== red ==
Design riscv_pipe, start of the top module:
module riscv_pipe (
	input  wire        CLK,
	input  wire        RSTn,
	output wire [11:0] I_MEM_ADDR,
	input  wire [31:0] I_MEM_DI,
	output wire [11:0] D_MEM_ADDR,
	output wire [31:0] D_MEM_DOUT,
	input  wire [31:0] D_MEM_DI,
	output wire        D_MEM_WEN,
	output wire        RF_WE,
	output wire [4:0]  RF_WA,
	output wire [31:0] RF_WD,
	output wire        HALT
);
For scale: roughly 5,800 cells after synthesis, ~1,400 flip-flops, about 160 I/O pins, ~0.076 mm^2 of cells after synthesis.
Settings: LEC_CHECK=0, CAP_MARGIN=5, CORE_MARGIN=2, CORE_UTILIZATION=65, CTS_CLUSTER_DIAMETER=355, SLEW_MARGIN=20; clock period 3.01 ns.
run.sh (not shown) runs the stock make flow with config.mk's settings and CLKGATE_MAP_FILE=.
| red | all stages done | FAIL | setup timing |
Relative to red, the following input files were edited for blue:
# red
export LEC_CHECK = 0
export CAP_MARGIN = 5
export CORE_MARGIN = 2
export CORE_UTILIZATION = 65
export CTS_CLUSTER_DIAMETER = 355
export SLEW_MARGIN = 20
create_clock -name core_clock -period 3.01 [get_ports {CLK}]
# blue
export LEC_CHECK = 0
export ABC_AREA = 1
export CAP_MARGIN = 40
export CELL_PAD_IN_SITES_DETAIL_PLACEMENT = 1
export CELL_PAD_IN_SITES_GLOBAL_PLACEMENT = 3
export CORE_ASPECT_RATIO = 0.95
export CORE_MARGIN = 2
export CORE_UTILIZATION = 30
export HOLD_SLACK_MARGIN = 0.04
export SETUP_SLACK_MARGIN = 1.6
export SLEW_MARGIN = 20
create_clock -name core_clock -period 6.5 [get_ports {CLK}]
--- outcome ---
Layout checks on red: not met. Flow itself completed; violations: setup timing. Looking at the reports, blue completed the entire flow and the layout it produced met the timing, DRC and antenna checks. blue vs. red: number of clock buffers in the layout went up by about 27%. Higher number of buffers inserted to repair setup after CTS was reported by red, not blue. blue has global-route usage over all layers below what red had. Looking at largest combinational cell category by area, the AND-OR/OR-AND gates result is from blue; the multiplexers one comes from red.
diff inputs: blue => green
# blue
export LEC_CHECK = 0
export ABC_AREA = 1
export CAP_MARGIN = 40
export CELL_PAD_IN_SITES_DETAIL_PLACEMENT = 1
export CELL_PAD_IN_SITES_GLOBAL_PLACEMENT = 3
export CORE_ASPECT_RATIO = 0.95
export CORE_MARGIN = 2
export CORE_UTILIZATION = 30
export HOLD_SLACK_MARGIN = 0.04
export SETUP_SLACK_MARGIN = 1.6
export SLEW_MARGIN = 20
create_clock -name core_clock -period 6.5 [get_ports {CLK}]
# green
export LEC_CHECK = 0
export CAP_MARGIN = 20
export CELL_PAD_IN_SITES_DETAIL_PLACEMENT = 1
export CORE_MARGIN = 2
export CORE_UTILIZATION = 30
export SLEW_MARGIN = 20
create_clock -name core_clock -period 6.5 [get_ports {CLK}]
### Flow results
- green: PASS, flow complete, no timing, DRC or antenna violations
- Diff green..blue | sequential power | negligible
- Between green and blue, the clock buffer count from CTS is lower for green.
- Summary of green over blue: total length of routed wires went down about 30%, synthesized area went down 0.85%, and-or/or-and share of the synthesized area went down 13 points, tally of unique sky130hd cells used after synthesis went up 43%.
- Between green and blue, height of the chip is higher for green, blue comes in under that.
- Against blue, total die size in green fell slightly.
- Looking at number of tap cells added at floorplan, green sits about 0.56% lower than blue does.
The following lists how orange was set up differently from green:
# green
export LEC_CHECK = 0
export CAP_MARGIN = 20
export CELL_PAD_IN_SITES_DETAIL_PLACEMENT = 1
export CORE_MARGIN = 2
export CORE_UTILIZATION = 30
export SLEW_MARGIN = 20
create_clock -name core_clock -period 6.5 [get_ports {CLK}]
# orange
export LEC_CHECK = 0
export ABC_AREA = 1
export CAP_MARGIN = 40
export CELL_PAD_IN_SITES_DETAIL_PLACEMENT = 1
export CELL_PAD_IN_SITES_GLOBAL_PLACEMENT = 1
export CORE_ASPECT_RATIO = 0.8
export CORE_MARGIN = 8
export CORE_UTILIZATION = 47
export CTS_CLUSTER_DIAMETER = 255
export GPL_ROUTABILITY_DRIVEN = 1
export GPL_TIMING_DRIVEN = 0
export HOLD_SLACK_MARGIN = 0.04
export MAX_ROUTING_LAYER = met4
export PLACE_DENSITY_LB_ADDON = 0.19
export SETUP_SLACK_MARGIN = 0.17
export SLEW_MARGIN = 20
create_clock -name core_clock -period 6.5 [get_ports {CLK}]
## What came out
Against green, orange reports a standard cell area after detailed placement that is higher.
orange never completed; the flow aborted with a tool error in 5_1_grt.
In orange relative to green, yosys stat cell total had gone up by more than half.
The number of instances in the synthesized netlist reported for orange is greater than that of green by 64%.
No activity file was given, so power comes from the tool's default toggle rates.
